$ cat flow/design.v
module datapath(input clk, reset, weCU, buffIRCU, buffAHCU,
                input buffALCU, buffRCU, srcbmuxCU, adrmuxCU,
			       input [1:0] acmuxCU, pcmuxCU,
			       input [2:0] aluopCU,
			       input [7:0] memdata,
			       output [15:0] address,
			       output [7:0] writedata, instrCU,
			       output zeroCU);
wire [7:0]  adrHout, buffIRout, buffAHout, buffALout, srcbmuxout;
wire [7:0]  acout, acmuxout, rout, buffRout, aluout;
wire [15:0] pcout, pcaddout, mdaout, pcmuxout, adrmuxout;
flopr #(8) IR(clk, reset, buffIRout, instrCU);
flopr #(8) adrH(clk, reset, buffAHout, adrHout);
buff buffIR(clk, reset, memdata, buffIRCU, buffIRout);
buff buffadrH(clk, reset, memdata, buffAHCU, buffAHout);
buff buffadrL(clk, reset, memdata, buffALCU, buffALout);
mux3 #(8) acmux(aluout, memdata, rout, acmuxCU, acmuxout);
flopr #(8) AC(clk, reset, acmuxout, acout);
flopr #(8) R(clk, reset, buffRout, rout);
buff buffR(clk, reset, acout, buffRCU, buffRout);
mux2 #(8) srcbmux(rout, 8'b00000001, srcbmuxCU, srcbmuxout);
alu alu(acout, srcbmuxout, aluopCU, aluout, zeroCU);
flopr #(16) PC(clk, reset, pcmuxout, pcout);
mux3 #(16) pcmux(pcout, pcaddout, {adrHout, buffALout}, pcmuxCU, pcmuxout);
adder pcadder(pcout, 16'b000000000000001, pcaddout);
flopr #(16) MDA(clk, reset, {adrHout, buffALout}, mdaout);
mux2 #(16) addressmux(pcout, mdaout, adrmuxCU, adrmuxout);
assign address = adrmuxout;
assign writedata = aluout;
endmodule
module mux2 # (parameter WIDTH = 8)
(input  [WIDTH-1:0] a0, a1,
 input s,
 output [WIDTH-1:0] y);
  assign y = s ? a1 : a0;
endmodule
module mux3 # (parameter WIDTH = 8)
(input  [WIDTH-1:0] a0, a1, a2,
 input  [1:0] s,
 output [WIDTH-1:0] y);
  assign y = s[1] ? a2 : (s[0] ? a1 : a0); 
endmodule
module flopr # (parameter WIDTH = 8)
(input clk, reset,
 input [WIDTH-1:0] d,
 output reg [WIDTH-1:0] q);
 always @ (posedge clk, posedge reset)
   if (reset) q <= 0;
   else q <= d;
endmodule
module buff(input clk, reset, input[7:0] a, input s, output [7:0] y);
  reg [7:0] q;
  assign y = (s == 1) ? a : q;
  always @ (posedge clk, posedge reset)
    if (reset) q <= 0;
    else q <= y;
endmodule
module adder(input [15:0] a, b, output [15:0] y);
assign y = a + b;
endmodule
module alu (a, b, sel, out, zero);
    input [7:0] a,b;
    input [2:0] sel; 
    output reg [7:0] out;
    output reg zero;
    always @ (*) 
    begin 
        case(sel) 
		      3'b000:   
	begin
		out = a; 
		if (out == 0) zero = 1;  
		else zero = 0; 
          end
            3'b001:   
	begin
		out = a+b;  
		if (out == 0)
		 zero = 1;  
		else
		zero = 0;
          end     
            3'b010:   
	begin
		out = a-b;  
		if (out == 0) zero = 1;  
		else zero = 0;
          end 
            3'b011:   
	begin
		out = 0; 
		zero = 1;
          end
			   3'b100:   
	begin
		out = a & b; 
		if (out == 0)
		 zero = 1;  
		else
		zero = 0;
          end
		     3'b101:   
	begin
		out = a | b; 
		if (out == 0) zero = 1;  
		else zero = 0; 
          end
			  3'b110:   
	begin
		out = a ^ b; 
		if (out == 0) zero = 1;  
		else zero = 0; 
          end		 
			  3'b111:   
	begin
		out = ~a; 
		if (out == 0) zero = 1;  
		else zero = 0; 
          end
        endcase
    end
endmodule
module controller(input clk, reset, zflag, 
                  input [7:0] opcode, 
						output buffIR, buffAH, buffAL, buffR, srcbmux, adrmux, we,
			         output [1:0] pcmux, acmux, 
						output [2:0] aluop);
  maindec md(clk, reset, zflag, opcode, buffAL, buffR, buffIR, buffAH, srcbmux, adrmux, we, pcmux, acmux, aluop);
endmodule
module maindec(input clk, reset, zflag, 
               input [7:0] opcode, 
					output buffAL, buffR, buffIR, buffAH, srcbmux, adrmux, we,
			      output [1:0] pcmux, acmux,
					output [2:0] aluop);
  reg [13:0] controls;
  reg [3:0] state, nextstate;
  assign {buffAL, buffAH, buffIR, acmux, buffR, srcbmux, aluop, pcmux, adrmux, we} = controls;
  parameter fetch = 4'b0000;
  parameter decode = 4'b0001;
  parameter getah = 4'b0010;
  parameter getal = 4'b0011;
  parameter loaddata = 4'b0100;
  parameter storedata = 4'b0101;
  parameter jumpinstr = 4'b0110;
  parameter alu = 4'b0111;
  parameter r_to_ac = 4'b1000;
  parameter ac_to_r = 4'b1001;
  parameter ahfetch = 4'b1010;
  parameter pcinc = 4'b1011;
  parameter NOP = 8'h00;
  parameter LDAC = 8'h01;
  parameter STAC = 8'h02;
  parameter MVAC = 8'h03;
  parameter MOVR = 8'h04;
  parameter JUMP = 8'h05;
  parameter JMPZ = 8'h06;
  parameter JPNZ = 8'h07;
  parameter ADD = 8'h08;
  parameter SUB = 8'h09;
  parameter INAC = 8'h0A;
  parameter CLAC = 8'h0B;
  parameter AND = 8'h0C;
  parameter OR = 8'h0D;
  parameter XOR = 8'h0E;
  parameter NOT = 8'h0F;
  always @(posedge clk, posedge reset)
    if (reset)  state <= fetch;
	 else        state <= nextstate;
  always @(*)
  begin  
    case(state)
	   fetch: nextstate <= decode;
		decode: case(opcode)
		          NOP: nextstate <= pcinc;
					 LDAC: nextstate <= ahfetch;
					 STAC: nextstate <= ahfetch;
					 MVAC: nextstate <= ac_to_r;
					 MOVR: nextstate <= r_to_ac;
					 JUMP: nextstate <= ahfetch;
					 JMPZ: nextstate <= ahfetch;
					 JPNZ: nextstate <= ahfetch;
					 default: nextstate <= alu;
				 endcase
		 getah: nextstate <= getal;
		 getal: if (opcode == STAC)      nextstate <= storedata;
		        else if (opcode == LDAC) nextstate <= loaddata;
				  else if ((opcode == JMPZ) & ~zflag) nextstate <= pcinc;
				  else if ((opcode == JPNZ) & zflag)  nextstate <= pcinc;
				  else                     nextstate <= jumpinstr;
		 jumpinstr: nextstate <= fetch;
		 storedata: nextstate <= fetch;
		 loaddata: nextstate <= fetch;
		 ac_to_r: nextstate <= fetch;
		 r_to_ac: nextstate <= fetch;
		 alu: nextstate <= fetch;
		 ahfetch: nextstate <= getah;
		 pcinc: nextstate <= fetch;
		 default: nextstate <= fetch;
	 endcase
  end
  always @(*)
  begin
    case(state)
	   fetch: controls <= 14'b00100000000000;
		decode: controls <= 14'b00000000000000;
		getah: controls <= 14'b01000000000100;
		getal: controls <= 14'b10000000000000;
		storedata: controls <= 14'b00000000000111;
		loaddata: controls <=  14'b00001000000110;
		ac_to_r: controls <= 14'b00000100000100;
		r_to_ac: controls <= 14'b00010000000100;
		jumpinstr: controls <= 14'b00000000001010;
		ahfetch: controls <= 14'b00000000000100;
		pcinc: controls <= 14'b00000000000100;
		alu:
		begin
		  case(opcode)
		    ADD: controls <= 14'b00000000010100;
			 SUB: controls <= 14'b00000000100100;
			 INAC: controls <= 14'b00000010010100;
			 CLAC: controls <= 14'b00000000110100;
			 AND: controls <= 14'b00000001000100;
			 OR: controls <= 14'b00000001010100;
			 XOR: controls <= 14'b00000001100100;
			 NOT: controls <= 14'b00000001110100;
			 default: controls <= 14'b00000000000000;
		  endcase
		end
		default: controls <= 14'b00000000000000;
    endcase
  end
endmodule
module smm(input clk, reset,
           input [7:0] readdata,
           output we, 
			  output [15:0] address,
			  output [7:0] writedata);
wire buffR, buffIR, buffAH, mdamux, buffAL, adrmux, srcbmux;
wire [1:0] pcmux, acmux;
wire [2:0] aluop;
wire [15:0] addr;
wire [7:0] wdata, instr;
wire zero;
datapath dp(clk, reset, we, buffIR, buffAH, buffAL, buffR, srcbmux, adrmux, acmux, pcmux, aluop, readdata, addr, wdata, instr, zero);
controller cu(clk, reset, zero, instr, buffIR, buffAH, buffAL, buffR, srcbmux, adrmux, we, pcmux, acmux, aluop);
assign writedata = wdata;
assign address = addr;
endmodule
$ cat flow/run.sh
#!/bin/bash
# the make line also repeats each setting of config.mk as NAME=value (left out here)
make -C /OpenROAD-flow-scripts/flow DESIGN_CONFIG=/design/flow/config.mk WORK_HOME=/design/flow/orfs CLKGATE_MAP_FILE= finish
$ cat flow/config.mk
export PLATFORM = sky130hd
export DESIGN_NAME = smm
export DESIGN_NICKNAME = smm
export VERILOG_FILES = /design/flow/design.v
export SDC_FILE = /design/flow/constraint.sdc
export NUM_CORES = 4
export LEC_CHECK = 0
export ABC_AREA = 1
export CAP_MARGIN = 40
export CORE_MARGIN = 2
export CORE_UTILIZATION = 72
export CTS_CLUSTER_DIAMETER = 381
export CTS_CLUSTER_SIZE = 15
export PLACE_DENSITY = 0.79
export SETUP_SLACK_MARGIN = -0.28
export SLEW_MARGIN = 20
$ cat flow/constraint.sdc
create_clock -name core_clock -period 3.49 [get_ports {clk}]
set_input_delay 0.6980 -clock core_clock [delete_from_list [all_inputs] [get_ports {clk}]]
set_output_delay 0.6980 -clock core_clock [all_outputs]
set_load 0.01 [all_outputs]
==> impl_metrics.ini, run 1 <==
; flow metrics
[run_status]
status = aborted with a tool error
failed_stage = 5_1_grt
error_line = [ERROR GRT-0232] Routing congestion too high. Check the congestion heatmap in the GUI.

[clocking]
cts_inserted_buffers = 9
clock-root-buffer = clkbuf_8
post_cts_hold_buffer_count = 0
cts_num_sinks = 68
max-clock-path-buffers = 2
cts-htree-levels = 3

[logic_synthesis]
ys_ff = 68
yosys.area_share.aoi = 0.123
synth-xor-area-share = 0.0227
top_cells_by_count = 197 x nand2_1, 96 x inv_1, 71 x nor2_1
synth.cell_area_um2 = 5010
synthTopLogicFamily = simple AND/OR/NAND/NOR gates
simple_gate_share = 0.332
netlist_instances = 705
mux_area_frac = 0.00425
async_flop_share = 1.00
ys_seq_frac = 0.340
synth-warning-count = 5
synth.yosys.chip_area_um2 = 5010
largest_area_cell = dfrtp_1
yosys.cell_types.count = 44
fa_ha_area_frac = 0.0855
synth-edff-count = 0
yosysTopAreaCellShare = 0.340
ys_cells = 705
yosys_top_cell_by_instances = nand2_1
netlist_top_cells_area = dfrtp_1 34%, nand2_1 15%, ha_1 7.7%
syn-num-nets = 748
dominantRegCellSynth = dfrtp_1
avgSynthCellArea_um2 = 7.10

[floorplanning]
dieHeight_um = 87.4
ioPinCount = 35
placementRows = 30
fp.coreArea_um2 = 6760
dieArea_um2 = 7640
fp.dieW_um = 87.4
core_util_floorplan = 0.741

[placed_design]
gp_congestion = 0.951
detailedPlace.worstSlack_ps = -276
port-buffer-count = 34
dp.final_hpwl_um = 11300
placement.cell_area_um2 = 5870

[global_routing]
grt_util_all_layers = 0.625
globalRouteOverflowTotal = 2
-- per-stage QoR --
step	hold WS, ps	instances	utilization
after global placement	360	868	0.865
after floorplan	354	705	-
after detailed placement	365	869	0.868
after CTS	388	885	0.911
-- timing repair --
action	CTS
pin swaps	1
gates cloned	0
endpoints found under the setup margin	7
hold endpoints to repair	0
buffers inserted	1
gates resized	26
-- metal layers --
layer / global-route usage / GRT overflow
met3: 0.364 / 0
met5: 0.0350 / 0
met4: 0.540 / 0
met1: 0.670 / 0
met2: 0.864 / 2
==> run 2, diff against run 1 <==
Settings changed: CAP_MARGIN 40 to 0, CELL_PAD_IN_SITES_GLOBAL_PLACEMENT set to 0, CORE_ASPECT_RATIO set to 1.28, CORE_UTILIZATION 72 to 70, CTS_CLUSTER_DIAMETER 381 to 261, GPL_TIMING_DRIVEN set to 1, HOLD_SLACK_MARGIN set to -0.1, PLACE_DENSITY 0.79 to unset, PLACE_DENSITY_LB_ADDON set to 0.11, SETUP_SLACK_MARGIN -0.28 to unset, SLEW_MARGIN 20 to 10.
Clock period 3.49 ns to 3.13 ns, I/O delays scaled along.
==> run 2 against run 1 <==
- the flow stops in 4_1_cts
- die area is 2.8% higher
- synthesized cell count stayed put
- synthesized area stayed put
==> impl_metrics.ini, run 2 <==
; flow metrics
[run_status]
status = aborted with a tool error
failed_stage = 4_1_cts
error_line = [ERROR DPL-0033] detailed placement checks failed during check placement.

[logic_synthesis]
netlist_instances = 705
fa_ha_area_frac = 0.0855
synth.yosys.chip_area_um2 = 5010
async_flop_share = 1.00
netlist_top_cells_area = dfrtp_1 34%, nand2_1 15%, ha_1 7.7%
synth-edff-count = 0
yosysTopAreaCellShare = 0.340
avgSynthCellArea_um2 = 7.10
largest_area_cell = dfrtp_1
yosys.area_share.aoi = 0.123
mux_area_frac = 0.00425
top_cells_by_count = 197 x nand2_1, 96 x inv_1, 71 x nor2_1
dominantRegCellSynth = dfrtp_1
ys_ff = 68
yosys.cell_types.count = 44
synth-xor-area-share = 0.0227
synth-warning-count = 5
ys_seq_frac = 0.340
yosys_top_cell_by_instances = nand2_1
simple_gate_share = 0.332
ys_cells = 705
syn-num-nets = 748
synth.cell_area_um2 = 5010
synthTopLogicFamily = simple AND/OR/NAND/NOR gates

[floorplanning]
placementRows = 34
ioPinCount = 35
dieHeight_um = 99.7
dieArea_um2 = 7850
fp.coreArea_um2 = 6850
fp.dieW_um = 78.7
core_util_floorplan = 0.731

[placed_design]
port-buffer-count = 34
gp_congestion = 0.961
dp_cells = 896
dp.final_hpwl_um = 12000
==> run 2: per-stage QoR <==
stage / TNS [ps] / utilization / hold WS, ps / instance area [um^2] / worst slack, ps
2_1_floorplan: 0 / - / 354 / 5010 / 24.9
3_3_place_gp: -2500 / 0.876 / 360 / 6000 / -466
3_5_place_dp: -4420 / 0.876 / 368 / 6000 / -632
==> run 3, diff against run 2 <==
Settings changed: ABC_AREA 1 to unset, CAP_MARGIN 0 to 20, CELL_PAD_IN_SITES_GLOBAL_PLACEMENT 0 to unset, CORE_ASPECT_RATIO 1.28 to unset, CORE_UTILIZATION 70 to 46, CTS_CLUSTER_DIAMETER 261 to 118, CTS_CLUSTER_SIZE 15 to 24, GPL_TIMING_DRIVEN 1 to 0, HOLD_SLACK_MARGIN -0.1 to unset, MIN_ROUTING_LAYER set to met2, PLACE_DENSITY_LB_ADDON 0.11 to 0.03, SETUP_SLACK_MARGIN set to 1.07, SLEW_MARGIN 10 to 20.
Clock period 3.13 ns to 4.85 ns, I/O delays scaled along.
==> run 3 against run 2 <==
- the run now finishes clean
- die area increased by 45%
- synthesized area decreased by 3.4%
- synthesized cell count decreased by 26%
==> impl_metrics.ini, run 3 <==
; implementation run metrics
[power]
combinationalPower_w = 0.00371
clock_power_share = 0.086
cellPowerDensity_nw_per_um2 = 791
comb_power_share = 0.697
seq_power_share = 0.216
max-vdd-ir-drop_mv = 0.351
powerClk_w = 0.000460
reported_leakage_power_nw = 2.82
powerSeq_w = 0.00115
power_report.internal_total_w = 0.00288
power.switching_w = 0.00244
top_power_group = combinational cells
p_sw_frac = 0.459

[logic_synthesis]
avgSynthCellArea_um2 = 9.24
netlist_instances = 523
yosys.cell_types.count = 63
mux_area_frac = 0.132
synth-xor-area-share = 0.0254
synthTopLogicFamily = simple AND/OR/NAND/NOR gates
ys_seq_frac = 0.352
fa_ha_area_frac = 0.0885
async_flop_share = 1.00
ys_cells = 523
dominantRegCellSynth = dfrtp_1
synth.yosys.chip_area_um2 = 4830
top_cells_by_count = 68 x dfrtp_1, 47 x mux2_2, 46 x nand2_1
largest_area_cell = dfrtp_1
netlist_top_cells_area = dfrtp_1 35%, mux2_2 11%, ha_1 8.0%
synth-warning-count = 5
synth-edff-count = 0
yosysTopAreaCellShare = 0.352
syn-num-nets = 566
yosys.area_share.aoi = 0.172
yosys_top_cell_by_instances = dfrtp_1
synth.cell_area_um2 = 4830
ys_ff = 68
simple_gate_share = 0.188

[timing]
layout_worst_path_cycle_share = 0.957
finalSetupViolCount = 0
unrepaired_setup_endpoints_after_global_routing = yes
fin_skew_ps = 14.5
postLayoutSetupSlackWorst_ps = 208
hold_violations = 0
final_max_slew_viol_count = 0
timing.setup.tns_ps = 0
fmaxAchievable_mhz = 215
timing.final.crit_period_ps = 4640
worst_slew_margin_rel = 0.299
worstMarginPinSlew_ps = 1050

[worst_setup_path]
worst_setup_path_start_kind = flip-flop
critPathCapture = writedata[6]
most_used_cell_along_the_critical_path = buf_6
r2r_setup_slack_ps = 480
crit_buf_inv = 3
endpoint_kind = output pin
worstSetupPathType = reg2out
timing.critical_path.fanout_max = 10
cp_data_required_time_ps = 3880
cp_cell_sequence = or4_4 -> nor3_4 -> nand3b_1 -> buf_6 -> nand2_2 -> ha_4 -> buf_6 -> a211oi_4 -> o21bai_2 -> a21oi_2 -> xnor2_2 -> o211ai_1 -> a21boi_2 -> buf_2
worst_r2r_path_depth = 25
cp_data_arrival_time_ps = 3670
startpoint = dp.buffIR.q[5]
cp_slowest_stage_delay_ps = 580
regToRegStartpoint = dp.buffIR.q[5]
critical_path.reg2reg.endpoint = cu.md.state[0]
timing.critical_path.depth = 14
cp_top_family = AND-OR/OR-AND gates
crit_path_top_delay_cell = or4_4

[routing]
antenna_left = 0
route.detailed.drc = 0
routed_wl_um = 17900
routedWlPerCell_um = 22.9
via_per_inst = 8.41
first_pass_iters = 34
starting_drc_count_in_detailed_routing = 1384
dr_vias = 6569

[clocking]
cts_num_sinks = 68
cts_inserted_buffers = 9
clock_latency_ps = 350
clock-root-buffer = clkbuf_8
cts_tree = done
clk_pin_slew_worst_paths_ps = 70
post_cts_hold_buffer_count = 0
cts-htree-levels = 3
max-clock-path-buffers = 2

[run_status]
status = complete, no violations

[floorplanning]
core_util_floorplan = 0.470
fp.dieW_um = 107
dieArea_um2 = 11300
fp.coreArea_um2 = 10300
placementRows = 37
dieHeight_um = 107
ioPinCount = 35

[final_layout]
fillers = 864
nets = 684
final_cell_count_no_fill = 781
area_growth_pct = 39.2

[placed_design]
gp_congestion = 0.998
detailedPlace.worstSlack_ps = -669
port-buffer-count = 34
dp.final_hpwl_um = 11500
dp_cells = 695

[flow_run]
tool_warnings = 50
drv_cap = 0

[global_routing]
first_global_vias = 7241
global_route_wire_length_before_repair_um = 27500
globalRouteOverflowTotal = 0
antenna_found_initial = 0
grt_max_degree = 52
grt_util_all_layers = 0.471

[hold_path]
hold_path_startpoint = dp.adrH.q[2]
worst_hold_path_type = reg2reg
holdPathStages = 0
worstHoldEndpoint = dp.MDA.q[10]
-- run 3: layout make-up --
class	instances	area [um^2]	area share
flip-flops and latches	68	1700	0.253
multi-input cells	402	3450	0.513
plain buffers	21	125	0.0186
clock buffers	9	124	0.0184
diodes	1	2.50	0.000372
inverters	32	135	0.0201
well taps	136	170	0.0253
clock inverters	5	55.1	0.00818
repair buffers	107	966	0.144
-- run 3: timing repair --
item	4_1_cts	5_1_grt
endpoints found under the setup margin	27	24
resized	105	68
pin swaps	35	39
setup buffers	52	19
-- run 3: per-stage QoR --
step                      cell area, um^2  hold WS, ps   util  power (W)
after global routing                 6730          417  0.655    0.00559
after global placement               5400          385  0.525    0.00360
final                                6730          406  0.655    0.00532
after CTS                            6310          402  0.614    0.00472
after floorplan                      4890          370      -    0.00276
after detailed placement             5440          385  0.529    0.00363
-- run 3: layer usage --
metal  vias to the layer above  routed length (um)  GRT usage
li1                       2146                   -          -
met1                      2236                   0          -
met2                      1874                8190      0.514
met3                       303                7710      0.666
met4                        10                1850      0.112
met5                         -                 168      0.357
==> run 4, diff against run 3 <==
Settings changed: CORE_UTILIZATION 46 to 72, CTS_CLUSTER_DIAMETER 118 to 397, CTS_CLUSTER_SIZE 24 to 99, GPL_TIMING_DRIVEN 0 to unset, MIN_ROUTING_LAYER met2 to unset, PLACE_DENSITY set to 0.39, PLACE_DENSITY_LB_ADDON 0.03 to unset, SETUP_SLACK_MARGIN 1.07 to unset, TNS_END_PERCENT set to 5.
Clock period 4.85 ns to 3.1 ns, I/O delays scaled along.
==> run 4 against run 3 <==
- synthesized area did not move
- synthesized cell count unchanged
- the run now fails in 4_1_cts
- die area down 35%
==> impl_metrics.ini, run 4 <==
; flow metrics
[logic_synthesis]
ys_cells = 523
ys_ff = 68
netlist_instances = 523
netlist_top_cells_area = dfrtp_1 35%, mux2_2 11%, ha_1 8.0%
top_cells_by_count = 68 x dfrtp_1, 47 x mux2_2, 46 x nand2_1
async_flop_share = 1.00
synth-warning-count = 5
dominantRegCellSynth = dfrtp_1
synth.cell_area_um2 = 4830
mux_area_frac = 0.132
ys_seq_frac = 0.352
yosys.cell_types.count = 63
yosys.area_share.aoi = 0.172
largest_area_cell = dfrtp_1
synth.yosys.chip_area_um2 = 4830
yosys_top_cell_by_instances = dfrtp_1
yosysTopAreaCellShare = 0.352
syn-num-nets = 566
avgSynthCellArea_um2 = 9.24
synth-edff-count = 0
simple_gate_share = 0.188
synthTopLogicFamily = simple AND/OR/NAND/NOR gates
synth-xor-area-share = 0.0254
fa_ha_area_frac = 0.0885

[run_status]
status = aborted with a tool error
error_line = [ERROR DPL-0038] Utilization greater than 100%, impossible to legalize
failed_stage = 4_1_cts

[placed_design]
gp_congestion = 1.10
port-buffer-count = 34
dp_cells = 731
dp.final_hpwl_um = 14800

[floorplanning]
core_util_floorplan = 0.753
dieHeight_um = 85.9
fp.dieW_um = 85.9
ioPinCount = 35
placementRows = 29
fp.coreArea_um2 = 6420
dieArea_um2 = 7390
[run 4: through the flow]
step / total power, W / utilization / worst slack, ps / area [um^2] / hold slack, ps
3_5_place_dp: 0.00680 / 0.952 / -1370 / 6110 / 400
3_3_place_gp: 0.00626 / 0.952 / -962 / 6110 / 378
2_1_floorplan: 0.00430 / - / -622 / 4870 / 370
==> run 5, diff against run 4 <==
Settings changed: CORE_UTILIZATION 72 to 70, CTS_CLUSTER_DIAMETER 397 to unset, CTS_CLUSTER_SIZE 99 to 30, PLACE_DENSITY 0.39 to unset, SETUP_SLACK_MARGIN set to -0.29, TNS_END_PERCENT 5 to unset.
Clock period 3.1 ns to 4.17 ns, I/O delays scaled along.
==> run 5 against run 4 <==
- the layout now fails its checks (negative setup slack)
- synthesized cell count stayed put
- die area is 2.7% higher
- synthesized area stayed put
==> impl_metrics.ini, run 5 <==
; implementation run metrics
[hold_path]
worst_hold_path_type = reg2reg
holdPathStages = 0
worstHoldEndpoint = dp.MDA.q[11]
hold_path_startpoint = dp.adrH.q[3]

[floorplanning]
core_util_floorplan = 0.716
fp.dieW_um = 87.1
ioPinCount = 35
placementRows = 30
dieArea_um2 = 7590
dieHeight_um = 87.1
fp.coreArea_um2 = 6760

[timing]
finalSetupViolCount = 6
postLayoutSetupSlackWorst_ps = -432
final_max_slew_viol_count = 0
fin_skew_ps = 9.56
timing.final.crit_period_ps = 4600
unrepaired_setup_endpoints_after_global_routing = yes
fmaxAchievable_mhz = 217
worstMarginPinSlew_ps = 1070
layout_worst_path_cycle_share = 1.10
worst_slew_margin_rel = 0.281
hold_violations = 0

[clocking]
max-clock-path-buffers = 2
cts_inserted_buffers = 9
clk_pin_slew_worst_paths_ps = 80
cts-htree-levels = 3
cts_tree = done
post_cts_hold_buffer_count = 0
clock-root-buffer = clkbuf_8
clock_latency_ps = 370
cts_num_sinks = 68

[worst_setup_path]
crit_buf_inv = 6
worst_r2r_path_depth = 17
r2r_setup_slack_ps = 80
cp_data_required_time_ps = 3340
timing.critical_path.fanout_max = 6
worstSetupPathType = reg2out
worst_setup_path_start_kind = flip-flop
regToRegStartpoint = dp.buffIR.q[7]
timing.critical_path.depth = 17
critPathCapture = writedata[7]
critical_path.reg2reg.endpoint = cu.md.state[3]
cp_data_arrival_time_ps = 3770
cp_cell_sequence = or4_4 -> nor3_4 -> nand3b_1 -> buf_6 -> buf_4 -> nand2_4 -> buf_4 -> inv_1 -> ha_1 -> o21ba_2 -> nor2_1 -> a31oi_1 -> xnor2_1 -> nor2_1 -> o32ai_2 -> inv_1 -> buf_2
cp_top_family = simple AND/OR/NAND/NOR gates
crit_path_top_delay_cell = or4_4
startpoint = dp.buffIR.q[7]
endpoint_kind = output pin
cp_slowest_stage_delay_ps = 510

[logic_synthesis]
netlist_instances = 523
yosysTopAreaCellShare = 0.352
synth.yosys.chip_area_um2 = 4830
ys_ff = 68
simple_gate_share = 0.188
synth.cell_area_um2 = 4830
dominantRegCellSynth = dfrtp_1
top_cells_by_count = 68 x dfrtp_1, 47 x mux2_2, 46 x nand2_1
mux_area_frac = 0.132
yosys.area_share.aoi = 0.172
avgSynthCellArea_um2 = 9.24
fa_ha_area_frac = 0.0885
yosys_top_cell_by_instances = dfrtp_1
ys_cells = 523
synth-xor-area-share = 0.0254
netlist_top_cells_area = dfrtp_1 35%, mux2_2 11%, ha_1 8.0%
synth-warning-count = 5
async_flop_share = 1.00
synthTopLogicFamily = simple AND/OR/NAND/NOR gates
yosys.cell_types.count = 63
syn-num-nets = 566
synth-edff-count = 0
ys_seq_frac = 0.352
largest_area_cell = dfrtp_1

[power]
power_report.internal_total_w = 0.00296
power.switching_w = 0.00262
powerSeq_w = 0.00130
reported_leakage_power_nw = 2.71
comb_power_share = 0.676
powerClk_w = 0.000510
cellPowerDensity_nw_per_um2 = 906
top_power_group = combinational cells
clock_power_share = 0.092
seq_power_share = 0.233
p_total_w = 0.00558
combinationalPower_w = 0.00377
p_sw_frac = 0.469
max-vdd-ir-drop_mv = 0.727

[routing]
ant_cells = 0
routed_wl_um = 17300
starting_drc_count_in_detailed_routing = 758
dr_vias = 5181
route.detailed.drc = 0
routedWlPerCell_um = 24.3
first_pass_iters = 6
antenna_left = 0
via_per_inst = 7.25

[run_status]
status = failed layout checks
violations = negative setup slack

[final_layout]
combGateArea_um2 = 3110
nets = 673
final-seq-area_um2 = 1700
final_cell_count_no_fill = 715
fillers = 273
area_growth_pct = 27.3

[placed_design]
gp_congestion = 1.08
dp_cells = 698
port-buffer-count = 34
dp.final_hpwl_um = 11600

[global_routing]
globalRouteOverflowTotal = 0
antenna_found_initial = 0
first_global_vias = 5082
grt_util_all_layers = 0.454
global_route_wire_length_before_repair_um = 26000
grt_max_degree = 52

[flow_run]
drv_cap = 0
tool_warnings = 50
## run 5: what timing repair did
| item | 4_1_cts | 5_1_grt |
|---|---|---|
| resized | 35 | 27 |
| pin swaps | 8 | 9 |
| endpoints found under the setup margin | 7 | 8 |
| buffers inserted | 3 | 0 |
## run 5: per-stage QoR
stage	util	cell area [um^2]	setup TNS, ps	setup WS (ps)	hold slack, ps
final	0.911	6160	-1530	-432	405
after CTS	0.900	6080	-2090	-285	400
after global routing	0.911	6160	-2340	-492	408
after global placement	0.860	5810	-1440	-388	379
after detailed placement	0.860	5810	-1950	-493	380
after floorplan	-	4830	-2.69	-2.69	370
## run 5: cell type report
class                           count  share of cell area
Clock buffer                        9              0.0201
Tap cell                           80              0.0163
Inverter                           32              0.0197
Clock inverter                      7             0.00833
Multi-Input combinational cell    402               0.505
Sequential cell                    68               0.276
Timing Repair Buffer              117               0.154
## run 5: routing by layer
metal  share of wire  global-route usage  routed length [um]
met1            0.36               0.584                6170
met2            0.45               0.702                7840
met3            0.13               0.143                2250
met4           0.062               0.206                1080
met5               0                   0                   0
==> run 6, diff against run 5 <==
Settings changed: ABC_AREA set to 0, CAP_MARGIN 20 to 0, CELL_PAD_IN_SITES_GLOBAL_PLACEMENT set to 0, CORE_ASPECT_RATIO set to 0.69, CORE_MARGIN 2 to 9, CORE_UTILIZATION 70 to 17, CTS_CLUSTER_DIAMETER set to 393, CTS_CLUSTER_SIZE 30 to unset, GPL_TIMING_DRIVEN set to 1, HOLD_SLACK_MARGIN set to 0.21, PLACE_DENSITY_LB_ADDON set to 0.11, SETUP_SLACK_MARGIN -0.29 to 0.45, SLEW_MARGIN 20 to 10.
Clock period 4.17 ns to 3.68 ns, I/O delays scaled along.
==> run 6 against run 5 <==
- the layout still fails its checks (negative setup slack)
- global-route usage decreased by 34 points
- power is 38% higher
- design area rose by 24%
- sequential cell count unchanged
- sequential share of layout area shrank 5.3 points
- combinational power grew 43%
- critical endpoint unchanged
- non-clock buffer count increased by 72
- cell count up 50%
- die area increased to 4.6 times the previous value
==> impl_metrics.ini, run 6 <==
; implementation run metrics
[logic_synthesis]
fa_ha_area_frac = 0.0885
dominantRegCellSynth = dfrtp_1
top_cells_by_count = 68 x dfrtp_1, 47 x mux2_2, 46 x nand2_1
yosys.cell_types.count = 63
synthTopLogicFamily = simple AND/OR/NAND/NOR gates
avgSynthCellArea_um2 = 9.24
largest_area_cell = dfrtp_1
synth-edff-count = 0
synth.cell_area_um2 = 4830
netlist_instances = 523
mux_area_frac = 0.132
yosysTopAreaCellShare = 0.352
netlist_top_cells_area = dfrtp_1 35%, mux2_2 11%, ha_1 8.0%
ys_cells = 523
yosys.area_share.aoi = 0.172
synth-xor-area-share = 0.0254
async_flop_share = 1.00
syn-num-nets = 566
synth.yosys.chip_area_um2 = 4830
ys_ff = 68
ys_seq_frac = 0.352
simple_gate_share = 0.188
synth-warning-count = 5
yosys_top_cell_by_instances = dfrtp_1

[worst_setup_path]
cp_cell_sequence = or4_4 -> nor3_4 -> nand3b_1 -> buf_6 -> buf_6 -> nand2_4 -> ha_4 -> or4_4 -> nor2_4 -> or3_4 -> a21oi_2 -> o32ai_2 -> buf_4 -> inv_2 -> buf_6
worstSetupPathType = reg2out
cp_data_arrival_time_ps = 3460
startpoint = dp.buffIR.q[5]
most_used_cell_along_the_critical_path = buf_6
critical_path.reg2reg.endpoint = dp.AC.q[5]
cp_top_family = simple AND/OR/NAND/NOR gates
regToRegStartpoint = dp.buffIR.q[5]
critPathCapture = writedata[7]
cp_data_required_time_ps = 2940
cp_slowest_stage_delay_ps = 560
r2r_setup_slack_ps = -310
worst_setup_path_start_kind = flip-flop
crit_buf_inv = 5
worst_r2r_path_depth = 25
endpoint_kind = output pin
timing.critical_path.fanout_max = 5
crit_path_top_delay_cell = or4_4
timing.critical_path.depth = 15

[floorplanning]
placementRows = 50
fp.coreArea_um2 = 27500
dieArea_um2 = 34900
dieHeight_um = 158
core_util_floorplan = 0.176
fp.dieW_um = 221
ioPinCount = 35

[placed_design]
gp_congestion = 0.877
dp_cells = 1026
dp.final_hpwl_um = 15400
port-buffer-count = 34

[final_layout]
final-seq-area_um2 = 1700
fillers = 2941
nets = 745
combGateArea_um2 = 3440
area_growth_pct = 57.5
final_cell_count_no_fill = 1071

[clocking]
cts_num_sinks = 68
cts_tree = done
post_cts_hold_buffer_count = 0
clock-root-buffer = clkbuf_16
clock_latency_ps = 330
max-clock-path-buffers = 2
cts_inserted_buffers = 9
clk_pin_slew_worst_paths_ps = 50
cts-htree-levels = 3

[timing]
postLayoutSetupSlackWorst_ps = -517
worstMarginPinSlew_ps = 1040
fin_skew_ps = 10.3
layout_worst_path_cycle_share = 1.14
final_max_slew_viol_count = 0
worst_slew_margin_rel = 0.304
timing.final.crit_period_ps = 4200
finalSetupViolCount = 11
unrepaired_setup_endpoints_after_global_routing = yes
fmaxAchievable_mhz = 238
hold_violations = 0
timing.setup.tns_ps = -2990
holdWs_ps = 397

[power]
powerClk_w = 0.000932
powerSeq_w = 0.00138
reported_leakage_power_nw = 3.18
cellPowerDensity_nw_per_um2 = 1010
p_sw_frac = 0.422
combinationalPower_w = 0.00538
power.switching_w = 0.00324
max-vdd-ir-drop_mv = 0.248
seq_power_share = 0.179
top_power_group = combinational cells
clock_power_share = 0.121
power_report.internal_total_w = 0.00445
comb_power_share = 0.700

[hold_path]
holdPathStages = 0
worstHoldEndpoint = dp.MDA.q[11]
hold_path_startpoint = dp.adrH.q[3]
worst_hold_path_type = reg2reg

[routing]
antenna_left = 0
via_per_inst = 4.55
first_pass_iters = 5
dr_vias = 4876
ant_cells = 0
route.detailed.drc = 0
starting_drc_count_in_detailed_routing = 360
routedWlPerCell_um = 18.8
routed_wl_um = 20200

[flow_run]
tool_warnings = 50
drv_cap = 0

[run_status]
violations = negative setup slack
status = failed layout checks

[global_routing]
first_global_vias = 4886
globalRouteOverflowTotal = 0
antenna_found_initial = 1
global_route_wire_length_before_repair_um = 30700
grt_max_degree = 44
grt_util_all_layers = 0.114
[run 6: stage by stage]
step	area [um^2]	util	total power, W	setup slack, ps
floorplan	4910	-	0.00366	-158
global placement	6570	0.239	0.00586	-698
detailed placement	6570	0.239	0.00582	-752
CTS	7420	0.269	0.00741	-621
global route	7610	0.277	0.00822	-691
finish	7610	0.277	0.00769	-517
[run 6: layout make-up]
| class | instances | area share |
|---|---|---|
| clock buffer | 11 | 0.0319 |
| clock inverter | 5 | 0.00986 |
| inverter | 32 | 0.0164 |
| multi-input combinational | 402 | 0.452 |
| sequential | 68 | 0.223 |
| tap | 364 | 0.0598 |
| timing repair buffer | 189 | 0.207 |
[run 6: repair_timing]
| action | in CTS | in global routing |
|---|---|---|
| buffers inserted | 21 | 8 |
| resized | 119 | 28 |
| pin swaps | 45 | 31 |
| setup endpoints to repair | 16 | 17 |
| endpoints found under the hold margin | 0 | 0 |
[run 6: metal layers]
layer,vias up,track usage,part of all wire,wire [um]
met4,0,0.0239,0.0091,183
li1,2284,-,-,-
met3,14,0.0223,0.047,942
met5,-,0,0,0
met2,124,0.158,0.41,8360
met1,2454,0.174,0.53,10700
==> run 7, diff against run 6 <==
Settings changed: ABC_AREA 0 to unset, CAP_MARGIN 0 to 20, CELL_PAD_IN_SITES_DETAIL_PLACEMENT set to 2, CELL_PAD_IN_SITES_GLOBAL_PLACEMENT 0 to 3, CORE_ASPECT_RATIO 0.69 to unset, CORE_MARGIN 9 to 2, CORE_UTILIZATION 17 to 56, CTS_CLUSTER_DIAMETER 393 to 160, GPL_TIMING_DRIVEN 1 to unset, HOLD_SLACK_MARGIN 0.21 to unset, MAX_ROUTING_LAYER set to met4, MIN_ROUTING_LAYER set to met2, PLACE_DENSITY_LB_ADDON 0.11 to 0.28, SETUP_SLACK_MARGIN 0.45 to unset, SLEW_MARGIN 10 to 15.
Clock period 3.68 ns to 5.0 ns, I/O delays scaled along.
==> run 7 against run 6 <==
- die area is 73% lower
- the run now fails in 3_1_place_gp_skip_io
- synthesized cell count unchanged
- synthesized area stayed put
==> impl_metrics.ini, run 7 <==
; flow metrics
[logic_synthesis]
yosysTopAreaCellShare = 0.352
synth-xor-area-share = 0.0254
async_flop_share = 1.00
synth-warning-count = 5
netlist_instances = 523
mux_area_frac = 0.132
ys_seq_frac = 0.352
yosys_top_cell_by_instances = dfrtp_1
synth-edff-count = 0
yosys.cell_types.count = 63
ys_ff = 68
synth.cell_area_um2 = 4830
syn-num-nets = 566
netlist_top_cells_area = dfrtp_1 35%, mux2_2 11%, ha_1 8.0%
largest_area_cell = dfrtp_1
avgSynthCellArea_um2 = 9.24
fa_ha_area_frac = 0.0885
dominantRegCellSynth = dfrtp_1
simple_gate_share = 0.188
synthTopLogicFamily = simple AND/OR/NAND/NOR gates
top_cells_by_count = 68 x dfrtp_1, 47 x mux2_2, 46 x nand2_1
synth.yosys.chip_area_um2 = 4830
ys_cells = 523
yosys.area_share.aoi = 0.172

[run_status]
failed_stage = 3_1_place_gp_skip_io
error_line = [ERROR FLW-0024] Place density exceeds 1.0 (current PLACE_DENSITY_LB_ADDON =  0.28). Please check if the value of  PLACE_DENSITY_LB_ADDON is between 0 and 0.99.
status = aborted with a tool error

[floorplanning]
dieArea_um2 = 9390
dieHeight_um = 96.9
fp.coreArea_um2 = 8300
fp.dieW_um = 96.9
placementRows = 33
core_util_floorplan = 0.583
==> run 8, diff against run 7 <==
Settings changed: ABC_AREA set to 1, CAP_MARGIN 20 to 0, CELL_PAD_IN_SITES_DETAIL_PLACEMENT 2 to unset, CELL_PAD_IN_SITES_GLOBAL_PLACEMENT 3 to 0, CORE_ASPECT_RATIO set to 0.69, CORE_UTILIZATION 56 to 70, CTS_CLUSTER_DIAMETER 160 to 261, CTS_CLUSTER_SIZE set to 15, GPL_TIMING_DRIVEN set to 1, HOLD_SLACK_MARGIN set to 0.21, MAX_ROUTING_LAYER met4 to unset, MIN_ROUTING_LAYER met2 to unset, PLACE_DENSITY_LB_ADDON 0.28 to 0.11, SETUP_SLACK_MARGIN set to -0.31, SLEW_MARGIN 15 to 10.
Clock period 5.0 ns to 3.12 ns, I/O delays scaled along.
==> run 8 against run 7 <==
- the flow stops in 5_1_grt
- synthesized cell count up 35%
- die area decreased by 16%
- synthesized area grew 3.5%
==> impl_metrics.ini, run 8 <==
; flow metrics
[placed_design]
port-buffer-count = 34
gp_congestion = 1.00
detailedPlace.worstSlack_ps = -782
dp_cells = 897
dp.final_hpwl_um = 12500
placement.cell_area_um2 = 6000

[clocking]
max-clock-path-buffers = 2
cts_num_sinks = 68
clock-root-buffer = clkbuf_8
cts-htree-levels = 3
cts_inserted_buffers = 9
post_cts_hold_buffer_count = 0

[logic_synthesis]
yosys.cell_types.count = 44
synth-warning-count = 5
yosys_top_cell_by_instances = nand2_1
synth.yosys.chip_area_um2 = 5010
mux_area_frac = 0.00425
fa_ha_area_frac = 0.0855
syn-num-nets = 748
netlist_top_cells_area = dfrtp_1 34%, nand2_1 15%, ha_1 7.7%
ys_cells = 705
synthTopLogicFamily = simple AND/OR/NAND/NOR gates
top_cells_by_count = 197 x nand2_1, 96 x inv_1, 71 x nor2_1
largest_area_cell = dfrtp_1
yosys.area_share.aoi = 0.123
ys_seq_frac = 0.340
synth.cell_area_um2 = 5010
yosysTopAreaCellShare = 0.340
dominantRegCellSynth = dfrtp_1
synth-edff-count = 0
ys_ff = 68
synth-xor-area-share = 0.0227
netlist_instances = 705
simple_gate_share = 0.332
avgSynthCellArea_um2 = 7.10
async_flop_share = 1.00

[run_status]
status = aborted with a tool error
failed_stage = 5_1_grt
error_line = [ERROR GRT-0232] Routing congestion too high. Check the congestion heatmap in the GUI.

[floorplanning]
dieArea_um2 = 7860
core_util_floorplan = 0.727
placementRows = 25
dieHeight_um = 74.2
fp.coreArea_um2 = 6880
fp.dieW_um = 106
ioPinCount = 35

[global_routing]
globalRouteOverflowTotal = 788
grt_util_all_layers = 1.04
run 8: stage by stage:
stage / power (W) / hold slack (ps)
floorplan: 0.00388 / 354
global placement: 0.00537 / 357
detailed placement: 0.00560 / 383
CTS: 0.00682 / 402
run 8: repair_timing:
| action | 4_1_cts |
|---|---|
| gates resized | 80 |
| pin swaps | 26 |
| gates cloned | 0 |
| endpoints found under the setup margin | 12 |
| buffers inserted | 19 |
run 8: metal layers:
layer	global-route usage	overflow
met1	0.889	11
met3	0.807	19
met2	1.35	512
met4	1.30	241
met5	0.530	5
==> run 9, diff against run 8 <==
Settings changed: CAP_MARGIN 0 to 20, CELL_PAD_IN_SITES_DETAIL_PLACEMENT set to 2, CELL_PAD_IN_SITES_GLOBAL_PLACEMENT 0 to 2, CORE_ASPECT_RATIO 0.69 to unset, CORE_MARGIN 2 to 6, CORE_UTILIZATION 70 to 45, CTS_CLUSTER_DIAMETER 261 to 61, CTS_CLUSTER_SIZE 15 to 47, GPL_TIMING_DRIVEN 1 to unset, HOLD_SLACK_MARGIN 0.21 to unset, MAX_ROUTING_LAYER set to met5, PLACE_DENSITY_LB_ADDON 0.11 to 0.23, SETUP_SLACK_MARGIN -0.31 to 0.35, SLEW_MARGIN 10 to 0.
Clock period 3.12 ns to 3.81 ns, I/O delays scaled along.
==> run 9 against run 8 <==
- the run fails in 3_5_place_dp
- synthesized cell count unchanged
- synthesized area is the same
- die area increased by 76%
==> impl_metrics.ini, run 9 <==
; flow metrics
[logic_synthesis]
netlist_instances = 705
syn-num-nets = 748
largest_area_cell = dfrtp_1
yosys.cell_types.count = 44
synth.yosys.chip_area_um2 = 5010
top_cells_by_count = 197 x nand2_1, 96 x inv_1, 71 x nor2_1
yosysTopAreaCellShare = 0.340
synth-edff-count = 0
dominantRegCellSynth = dfrtp_1
mux_area_frac = 0.00425
synth-xor-area-share = 0.0227
ys_cells = 705
fa_ha_area_frac = 0.0855
yosys.area_share.aoi = 0.123
synth.cell_area_um2 = 5010
synth-warning-count = 5
synthTopLogicFamily = simple AND/OR/NAND/NOR gates
ys_seq_frac = 0.340
async_flop_share = 1.00
ys_ff = 68
avgSynthCellArea_um2 = 7.10
yosys_top_cell_by_instances = nand2_1
netlist_top_cells_area = dfrtp_1 34%, nand2_1 15%, ha_1 7.7%
simple_gate_share = 0.332

[floorplanning]
placementRows = 37
ioPinCount = 35
fp.coreArea_um2 = 10600
dieHeight_um = 117
core_util_floorplan = 0.474
fp.dieW_um = 117
dieArea_um2 = 13800

[run_status]
status = aborted with a tool error
error_line = [ERROR DPL-0033] detailed placement checks failed during check placement.
failed_stage = 3_5_place_dp

[placed_design]
gp_congestion = 0.888
port-buffer-count = 34
-- run 9: through the flow --
| step | TNS [ps] | setup slack, ps | power [W] | instances |
|---|---|---|---|---|
| after floorplan | 0 | 505 | 0.00318 | 705 |
| after global placement | -6.14 | -6.14 | 0.00418 | 890 |
==> run 10, diff against run 9 <==
Settings changed: ABC_AREA 1 to unset, CELL_PAD_IN_SITES_DETAIL_PLACEMENT 2 to unset, CELL_PAD_IN_SITES_GLOBAL_PLACEMENT 2 to unset, CORE_MARGIN 6 to 2, CORE_UTILIZATION 45 to 37, CTS_CLUSTER_DIAMETER 61 to unset, CTS_CLUSTER_SIZE 47 to unset, MAX_ROUTING_LAYER met5 to unset, PLACE_DENSITY set to 0.6, PLACE_DENSITY_LB_ADDON 0.23 to unset, SETUP_SLACK_MARGIN 0.35 to unset, SLEW_MARGIN 0 to 20.
Clock period 3.81 ns to 5.97 ns, I/O delays scaled along.
==> run 10 against run 9 <==
- now clean on timing, DRC and antenna
- synthesized cell count decreased by 26%
- die area up 1.4%
- synthesized area down 3.4%
==> impl_metrics.ini, run 10 <==
; implementation run metrics
[run_status]
status = complete, no violations

[clocking]
clock_latency_ps = 330
max-clock-path-buffers = 2
cts_num_sinks = 68
cts-htree-levels = 3
cts_inserted_buffers = 9
post_cts_hold_buffer_count = 0
cts_tree = done
clk_pin_slew_worst_paths_ps = 60
clock-root-buffer = clkbuf_16
post-cts-setup-buffer-count = 0

[global_routing]
met2_usage = 0.332
antenna_found_initial = 0
globalRouteOverflowTotal = 0
met1_track_demand_over_resource_in_global_routing = 0.305
global_route_wire_length_before_repair_um = 23800
grt_max_degree = 69
grt_util_all_layers = 0.216
first_global_vias = 4284
layer_with_the_highest_usage_after_global_routing = met2
grt.met3_usage = 0.0381

[worst_setup_path]
worst_setup_path_start_kind = flip-flop
cp_top_family = simple AND/OR/NAND/NOR gates
r2r_setup_slack_ps = 1680
regToRegStartpoint = dp.buffIR.q[5]
timing.critical_path.depth = 13
cp_slowest_stage_delay_ps = 590
critPathCapture = writedata[7]
crit_path_top_delay_cell = or4_4
endpoint_kind = output pin
critical_path.reg2reg.endpoint = cu.md.state[3]
worstSetupPathType = reg2out
cp_data_required_time_ps = 4780
cp_data_arrival_time_ps = 4480
cp_cell_sequence = or4_4 -> nor3_4 -> nand3b_1 -> nand2b_1 -> ha_1 -> o21bai_1 -> a21oi_1 -> nor2_1 -> or3_1 -> a21oi_1 -> o32ai_2 -> inv_1 -> clkdlybuf4s50_1
startpoint = dp.buffIR.q[5]
worst_r2r_path_depth = 13
timing.critical_path.fanout_max = 8
most_used_cell_along_the_critical_path = a21oi_1
crit_buf_inv = 2

[floorplanning]
ioPinCount = 35
fp.coreArea_um2 = 12700
dieArea_um2 = 14000
core_util_floorplan = 0.382
dieHeight_um = 118
fp.dieW_um = 118
placementRows = 41

[timing]
final_max_slew_viol_count = 0
timing.setup.tns_ps = 0
fmaxAchievable_mhz = 176
worst_slew_margin_rel = 0.268
fin_skew_ps = 7.96
hold_violations = 0
timing.final.crit_period_ps = 5680
layout_worst_path_cycle_share = 0.951
unrepaired_setup_endpoints_after_global_routing = no
postLayoutSetupSlackWorst_ps = 292
worstMarginPinSlew_ps = 1090
finalSetupViolCount = 0

[logic_synthesis]
synth-edff-count = 0
mux_area_frac = 0.132
ys_seq_frac = 0.352
yosys_top_cell_by_instances = dfrtp_1
synth.yosys.chip_area_um2 = 4830
syn-num-nets = 566
fa_ha_area_frac = 0.0885
avgSynthCellArea_um2 = 9.24
ys_ff = 68
simple_gate_share = 0.188
synth.cell_area_um2 = 4830
synth-warning-count = 5
async_flop_share = 1.00
top_cells_by_count = 68 x dfrtp_1, 47 x mux2_2, 46 x nand2_1
netlist_instances = 523
yosys.area_share.aoi = 0.172
yosysTopAreaCellShare = 0.352
ys_cells = 523
synthTopLogicFamily = simple AND/OR/NAND/NOR gates
netlist_top_cells_area = dfrtp_1 35%, mux2_2 11%, ha_1 8.0%
largest_area_cell = dfrtp_1
yosys.cell_types.count = 63
dominantRegCellSynth = dfrtp_1
synth-xor-area-share = 0.0254

[placed_design]
detailedPlace.worstSlack_ps = 639
gp_congestion = 0.976
dp_cells = 719
port-buffer-count = 34
dp.final_hpwl_um = 10800

[power]
power_report.internal_total_w = 0.00187
max-vdd-ir-drop_mv = 0.303
power.switching_w = 0.00156
powerClk_w = 0.000490
top_power_group = combinational cells
cellPowerDensity_nw_per_um2 = 603
powerSeq_w = 0.000910
comb_power_share = 0.592
seq_power_share = 0.265
p_sw_frac = 0.455
combinationalPower_w = 0.00203
reported_leakage_power_nw = 2.37
clock_power_share = 0.143

[routing]
routedWlPerCell_um = 20.0
route.detailed.drc = 0
ant_cells = 0
dr_vias = 4309
starting_drc_count_in_detailed_routing = 252
routed_wl_um = 14700
antenna_left = 0
via_per_inst = 5.86
first_pass_iters = 6

[final_layout]
final_cell_count_no_fill = 735
area_growth_pct = 17.6
nets = 601

[hold_path]
holdPathStages = 0
worst_hold_path_type = reg2reg
worstHoldEndpoint = dp.MDA.q[12]
hold_path_startpoint = dp.adrH.q[4]

[flow_run]
drv_cap = 0
tool_warnings = 47
-- run 10: routing by layer --
layer  part of all wire  up-vias
met5                  0        -
li1                   -     2000
met4              0.019        0
met3              0.055       24
met1               0.47     2127
met2               0.45      158
-- run 10: what timing repair did --
| item | in CTS | in global routing |
|---|---|---|
| hold endpoints to repair | 0 | 0 |
| setup endpoints to repair | 0 | 2 |
| gates resized | 0 | 4 |
-- run 10: final cells by class --
| class | count | area (um^2) |
|---|---|---|
| fill | 1246 | 6980 |
| multi-input combinational | 402 | 2950 |
| sequential | 68 | 1700 |
| timing repair buffer | 45 | 423 |
| clock buffer | 9 | 225 |
| tap | 172 | 215 |
| inverter | 32 | 120 |
| clock inverter | 7 | 52.6 |
-- run 10: through the flow --
step | util | area, um^2 | hold WS, ps | power, W
2_1_floorplan | - | 4830 | 370 | 0.00221
3_3_place_gp | 0.426 | 5390 | 383 | 0.00288
3_5_place_dp | 0.426 | 5390 | 395 | 0.00290
4_1_cts | 0.448 | 5670 | 404 | 0.00341
5_1_grt | 0.449 | 5690 | 417 | 0.00369
6_report | 0.449 | 5690 | 401 | 0.00343
==> run 11, diff against run 10 <==
Settings changed: ABC_AREA set to 1, CORE_UTILIZATION 37 to 72, CTS_CLUSTER_DIAMETER set to 230, CTS_CLUSTER_SIZE set to 99, PLACE_DENSITY 0.6 to 0.37, TNS_END_PERCENT set to 10.
Clock period 5.97 ns to 2.74 ns, I/O delays scaled along.
==> run 11 against run 10 <==
- the run now fails in 4_1_cts
- synthesized area is 3.5% higher
- synthesized cell count rose by 35%
- die area down 45%
==> impl_metrics.ini, run 11 <==
; flow metrics
[placed_design]
dp.final_hpwl_um = 13000
dp_cells = 913
placement.cell_area_um2 = 6260
port-buffer-count = 34
gp_congestion = 1.06

[logic_synthesis]
yosys_top_cell_by_instances = nand2_1
dominantRegCellSynth = dfrtp_1
netlist_instances = 705
synth-edff-count = 0
mux_area_frac = 0.00425
netlist_top_cells_area = dfrtp_1 34%, nand2_1 15%, ha_1 7.7%
avgSynthCellArea_um2 = 7.10
ys_seq_frac = 0.340
yosysTopAreaCellShare = 0.340
synth-warning-count = 5
ys_ff = 68
synth-xor-area-share = 0.0227
async_flop_share = 1.00
top_cells_by_count = 197 x nand2_1, 96 x inv_1, 71 x nor2_1
ys_cells = 705
synth.cell_area_um2 = 5010
yosys.area_share.aoi = 0.123
synthTopLogicFamily = simple AND/OR/NAND/NOR gates
synth.yosys.chip_area_um2 = 5010
largest_area_cell = dfrtp_1
yosys.cell_types.count = 44
simple_gate_share = 0.332
syn-num-nets = 748
fa_ha_area_frac = 0.0855

[floorplanning]
core_util_floorplan = 0.741
fp.dieW_um = 87.4
dieHeight_um = 87.4
fp.coreArea_um2 = 6760
ioPinCount = 35
dieArea_um2 = 7640
placementRows = 30

[run_status]
status = aborted with a tool error
error_line = [ERROR DPL-0038] Utilization greater than 100%, impossible to legalize
failed_stage = 4_1_cts
[run 11: per-stage QoR]
step                       util  setup WS [ps]  TNS, ps
after floorplan               -          -72.8     -208
after global placement    0.927           -633    -4810
after detailed placement  0.927           -793    -6470
==> run 12, diff against run 11 <==
Settings changed: CAP_MARGIN 20 to 40, CTS_CLUSTER_DIAMETER 230 to 363, CTS_CLUSTER_SIZE 99 to 15, PLACE_DENSITY 0.37 to 0.79, SETUP_SLACK_MARGIN set to -0.28, TNS_END_PERCENT 10 to unset.
Clock period 2.74 ns to 3.5 ns, I/O delays scaled along.
==> run 12 against run 11 <==
- the layout now fails its checks (negative setup slack)
- die area unchanged
- synthesized area is the same
- synthesized cell count unchanged
==> impl_metrics.ini, run 12 <==
; implementation run metrics
[logic_synthesis]
dominantRegCellSynth = dfrtp_1
synth-xor-area-share = 0.0227
netlist_instances = 705
yosys.area_share.aoi = 0.123
netlist_top_cells_area = dfrtp_1 34%, nand2_1 15%, ha_1 7.7%
simple_gate_share = 0.332
ys_cells = 705
synth-warning-count = 5
synth.yosys.chip_area_um2 = 5010
syn-num-nets = 748
fa_ha_area_frac = 0.0855
synth.cell_area_um2 = 5010
synth-edff-count = 0
async_flop_share = 1.00
yosysTopAreaCellShare = 0.340
mux_area_frac = 0.00425
yosys_top_cell_by_instances = nand2_1
ys_ff = 68
largest_area_cell = dfrtp_1
yosys.cell_types.count = 44
avgSynthCellArea_um2 = 7.10
top_cells_by_count = 197 x nand2_1, 96 x inv_1, 71 x nor2_1
ys_seq_frac = 0.340
synthTopLogicFamily = simple AND/OR/NAND/NOR gates

[placed_design]
detailedPlace.worstSlack_ps = -314
dp.final_hpwl_um = 11200
gp_congestion = 0.949
port-buffer-count = 34

[clocking]
cts-htree-levels = 3
post_cts_hold_buffer_count = 0
cts_inserted_buffers = 9
clock_latency_ps = 350
clock-root-buffer = clkbuf_8
cts_tree = done
cts_num_sinks = 68
clk_pin_slew_worst_paths_ps = 80
max-clock-path-buffers = 2

[worst_setup_path]
worstSetupPathType = reg2out
critPathCapture = writedata[7]
timing.critical_path.depth = 18
crit_buf_inv = 7
cp_cell_sequence = inv_1 -> nand2_2 -> nor2_8 -> nand3_2 -> inv_2 -> nand3_4 -> buf_12 -> nand2_2 -> buf_4 -> inv_1 -> ha_1 -> inv_1 -> nand2_1 -> a21oi_2 -> nand3_1 -> a31oi_1 -> nand3_1 -> clkdlybuf4s15_1
cp_data_arrival_time_ps = 3170
endpoint_kind = output pin
critical_path.reg2reg.endpoint = cu.md.state[0]
cp_top_family = buffers and inverters
cp_slowest_stage_delay_ps = 400
crit_path_top_delay_cell = dfrtp_1
timing.critical_path.fanout_max = 5
worst_r2r_path_depth = 28
regToRegStartpoint = dp.buffIR.q[6]
most_used_cell_along_the_critical_path = inv_1
worst_setup_path_start_kind = flip-flop
startpoint = dp.buffIR.q[7]
r2r_setup_slack_ps = 90
cp_data_required_time_ps = 2800

[global_routing]
grt_util_all_layers = 0.450
globalRouteOverflowTotal = 0
grt_max_degree = 43
global_route_wire_length_before_repair_um = 26400
antenna_found_initial = 2
first_global_vias = 5421

[final_layout]
combGateArea_um2 = 3020
area_growth_pct = 25.3
fillers = 258
nets = 844
final-seq-area_um2 = 1700

[timing]
postLayoutSetupSlackWorst_ps = -373
final_max_slew_viol_count = 0
fin_skew_ps = 13.4
finalSetupViolCount = 7
hold_violations = 0
worstMarginPinSlew_ps = 686
unrepaired_setup_endpoints_after_global_routing = yes
layout_worst_path_cycle_share = 1.11
timing.final.crit_period_ps = 3870
worst_slew_margin_rel = 0.542
fmaxAchievable_mhz = 258

[power]
combinationalPower_w = 0.00395
cellPowerDensity_nw_per_um2 = 979
p_total_w = 0.00614
power.switching_w = 0.00308
p_sw_frac = 0.502
top_power_group = combinational cells
seq_power_share = 0.239
max-vdd-ir-drop_mv = 0.679
powerSeq_w = 0.00147
powerClk_w = 0.000719
power_report.internal_total_w = 0.00306
comb_power_share = 0.643
reported_leakage_power_nw = 3.22
clock_power_share = 0.117

[floorplanning]
dieArea_um2 = 7640
fp.dieW_um = 87.4
placementRows = 30
ioPinCount = 35
fp.coreArea_um2 = 6760
dieHeight_um = 87.4
core_util_floorplan = 0.741

[run_status]
status = failed layout checks
violations = negative setup slack

[routing]
starting_drc_count_in_detailed_routing = 958
antenna_left = 0
routedWlPerCell_um = 21.8
route.detailed.drc = 0
dr_vias = 6117
routed_wl_um = 19400
via_per_inst = 6.89
first_pass_iters = 9

[hold_path]
worst_hold_path_type = reg2reg
worstHoldEndpoint = dp.MDA.q[15]
holdPathStages = 0
hold_path_startpoint = dp.adrH.q[7]

[flow_run]
drv_cap = 0
tool_warnings = 51
run 12: per-layer routing:
layer	vias to the layer above	wire length, um	GRT usage
li1	2469	-	-
met1	2713	6160	0.520
met2	676	8680	0.766
met3	259	2510	0.0825
met4	0	2040	0.283
met5	-	0	0
run 12: cell type report:
cell class,count,area share
Clock buffer,13,0.0269
Clock inverter,3,0.00698
Multi-Input combinational cell,521,0.482
Tap cell,80,0.0160
Sequential cell,68,0.271
Inverter,101,0.0610
Timing Repair Buffer,100,0.135
Antenna cell,2,0.000798
run 12: timing repair:
item / 4_1_cts / 5_1_grt
pin swaps: 4 / 5
resized: 20 / 39
setup endpoints to repair: 7 / 8
setup buffers: 0 / 6
run 12: stage by stage:
step / setup TNS [ps] / hold slack [ps] / util / instances / cell area (um^2)
floorplan: 0 / 354 / - / 705 / 5010
global placement: -581 / 360 / 0.862 / 865 / 5820
finish: -1890 / 394 / 0.928 / 888 / 6270
CTS: -1850 / 384 / 0.900 / 881 / 6080
global route: -3120 / 404 / 0.928 / 886 / 6270
detailed placement: -1360 / 364 / 0.862 / 865 / 5820
==> run 13, diff against run 12 <==
Settings changed: CORE_UTILIZATION 72 to 70, CTS_CLUSTER_DIAMETER 363 to 353, CTS_CLUSTER_SIZE 15 to 30, PLACE_DENSITY 0.79 to unset, SETUP_SLACK_MARGIN -0.28 to -0.29.
Clock period 3.5 ns to 3.42 ns, I/O delays scaled along.
==> run 13 against run 12 <==
- the flow now stops in 5_1_grt
- synthesized cell count is the same
- die area grew 2.7%
- synthesized area is the same
==> impl_metrics.ini, run 13 <==
; flow metrics
[logic_synthesis]
netlist_top_cells_area = dfrtp_1 34%, nand2_1 15%, ha_1 7.7%
ys_cells = 705
fa_ha_area_frac = 0.0855
simple_gate_share = 0.332
synth.yosys.chip_area_um2 = 5010
yosys.area_share.aoi = 0.123
yosysTopAreaCellShare = 0.340
synthTopLogicFamily = simple AND/OR/NAND/NOR gates
synth.cell_area_um2 = 5010
ys_ff = 68
synth-xor-area-share = 0.0227
syn-num-nets = 748
largest_area_cell = dfrtp_1
ys_seq_frac = 0.340
async_flop_share = 1.00
synth-warning-count = 5
synth-edff-count = 0
dominantRegCellSynth = dfrtp_1
netlist_instances = 705
mux_area_frac = 0.00425
avgSynthCellArea_um2 = 7.10
top_cells_by_count = 197 x nand2_1, 96 x inv_1, 71 x nor2_1
yosys.cell_types.count = 44
yosys_top_cell_by_instances = nand2_1

[clocking]
cts-htree-levels = 3
post_cts_hold_buffer_count = 0
max-clock-path-buffers = 2
cts_num_sinks = 68
clock-root-buffer = clkbuf_8
cts_inserted_buffers = 9

[floorplanning]
core_util_floorplan = 0.729
dieArea_um2 = 7840
dieHeight_um = 88.6
ioPinCount = 35
fp.coreArea_um2 = 6870
fp.dieW_um = 88.6
placementRows = 30

[placed_design]
detailedPlace.worstSlack_ps = -461
dp.final_hpwl_um = 12000
port-buffer-count = 34
placement.cell_area_um2 = 5980
gp_congestion = 0.986

[global_routing]
grt_util_all_layers = 0.722
globalRouteOverflowTotal = 1

[run_status]
failed_stage = 5_1_grt
error_line = [ERROR GRT-0116] Global routing finished with congestion. Check the congestion regions in the DRC Viewer.
status = aborted with a tool error
==> run 13: stage by stage <==
step | hold slack, ps | cells | utilization
2_1_floorplan | 354 | 705 | -
4_1_cts | 405 | 918 | 0.931
3_3_place_gp | 361 | 897 | 0.868
3_5_place_dp | 368 | 898 | 0.871
==> run 13: routing by layer <==
layer	GRT overflow	GRT usage
met1	0	0.733
met3	0	0.575
met2	1	0.904
met5	0	0.182
met4	0	0.658
==> run 13: timing repair <==
item	CTS
endpoints found under the setup margin	7
pin swaps	6
resized	39
buffers inserted	5
==> run 14, diff against run 13 <==
Settings changed: ABC_AREA 1 to unset, CAP_MARGIN 40 to 20, CORE_UTILIZATION 70 to 72, CTS_CLUSTER_DIAMETER 353 to 397, CTS_CLUSTER_SIZE 30 to 99, PLACE_DENSITY set to 0.39, SETUP_SLACK_MARGIN -0.29 to -0.31.
Clock period 3.42 ns to 3.15 ns, I/O delays scaled along.
==> run 14 against run 13 <==
- the run fails in 4_1_cts
- synthesized cell count down 26%
- die area down 5.8%
- synthesized area is 3.4% lower
==> impl_metrics.ini, run 14 <==
; flow metrics
[run_status]
status = aborted with a tool error
failed_stage = 4_1_cts
error_line = [ERROR DPL-0038] Utilization greater than 100%, impossible to legalize

[logic_synthesis]
yosysTopAreaCellShare = 0.352
ys_seq_frac = 0.352
yosys_top_cell_by_instances = dfrtp_1
dominantRegCellSynth = dfrtp_1
synth-edff-count = 0
yosys.cell_types.count = 63
synth.yosys.chip_area_um2 = 4830
avgSynthCellArea_um2 = 9.24
syn-num-nets = 566
synthTopLogicFamily = simple AND/OR/NAND/NOR gates
fa_ha_area_frac = 0.0885
largest_area_cell = dfrtp_1
ys_ff = 68
yosys.area_share.aoi = 0.172
synth.cell_area_um2 = 4830
netlist_instances = 523
async_flop_share = 1.00
top_cells_by_count = 68 x dfrtp_1, 47 x mux2_2, 46 x nand2_1
mux_area_frac = 0.132
ys_cells = 523
synth-warning-count = 5
synth-xor-area-share = 0.0254
simple_gate_share = 0.188
netlist_top_cells_area = dfrtp_1 35%, mux2_2 11%, ha_1 8.0%

[floorplanning]
dieArea_um2 = 7390
core_util_floorplan = 0.753
dieHeight_um = 85.9
placementRows = 29
fp.dieW_um = 85.9
ioPinCount = 35
fp.coreArea_um2 = 6420

[placed_design]
dp.final_hpwl_um = 13700
port-buffer-count = 34
gp_congestion = 1.14
placement.cell_area_um2 = 6070
==> run 14: per-stage QoR <==
stage / power, W / utilization / std cells / setup WS (ps)
2_1_floorplan: 0.00425 / - / 523 / -582
3_3_place_gp: 0.00616 / 0.946 / 724 / -808
3_5_place_dp: 0.00660 / 0.946 / 724 / -973
Power figures rest on the tool's default switching activity, not on a simulated workload.
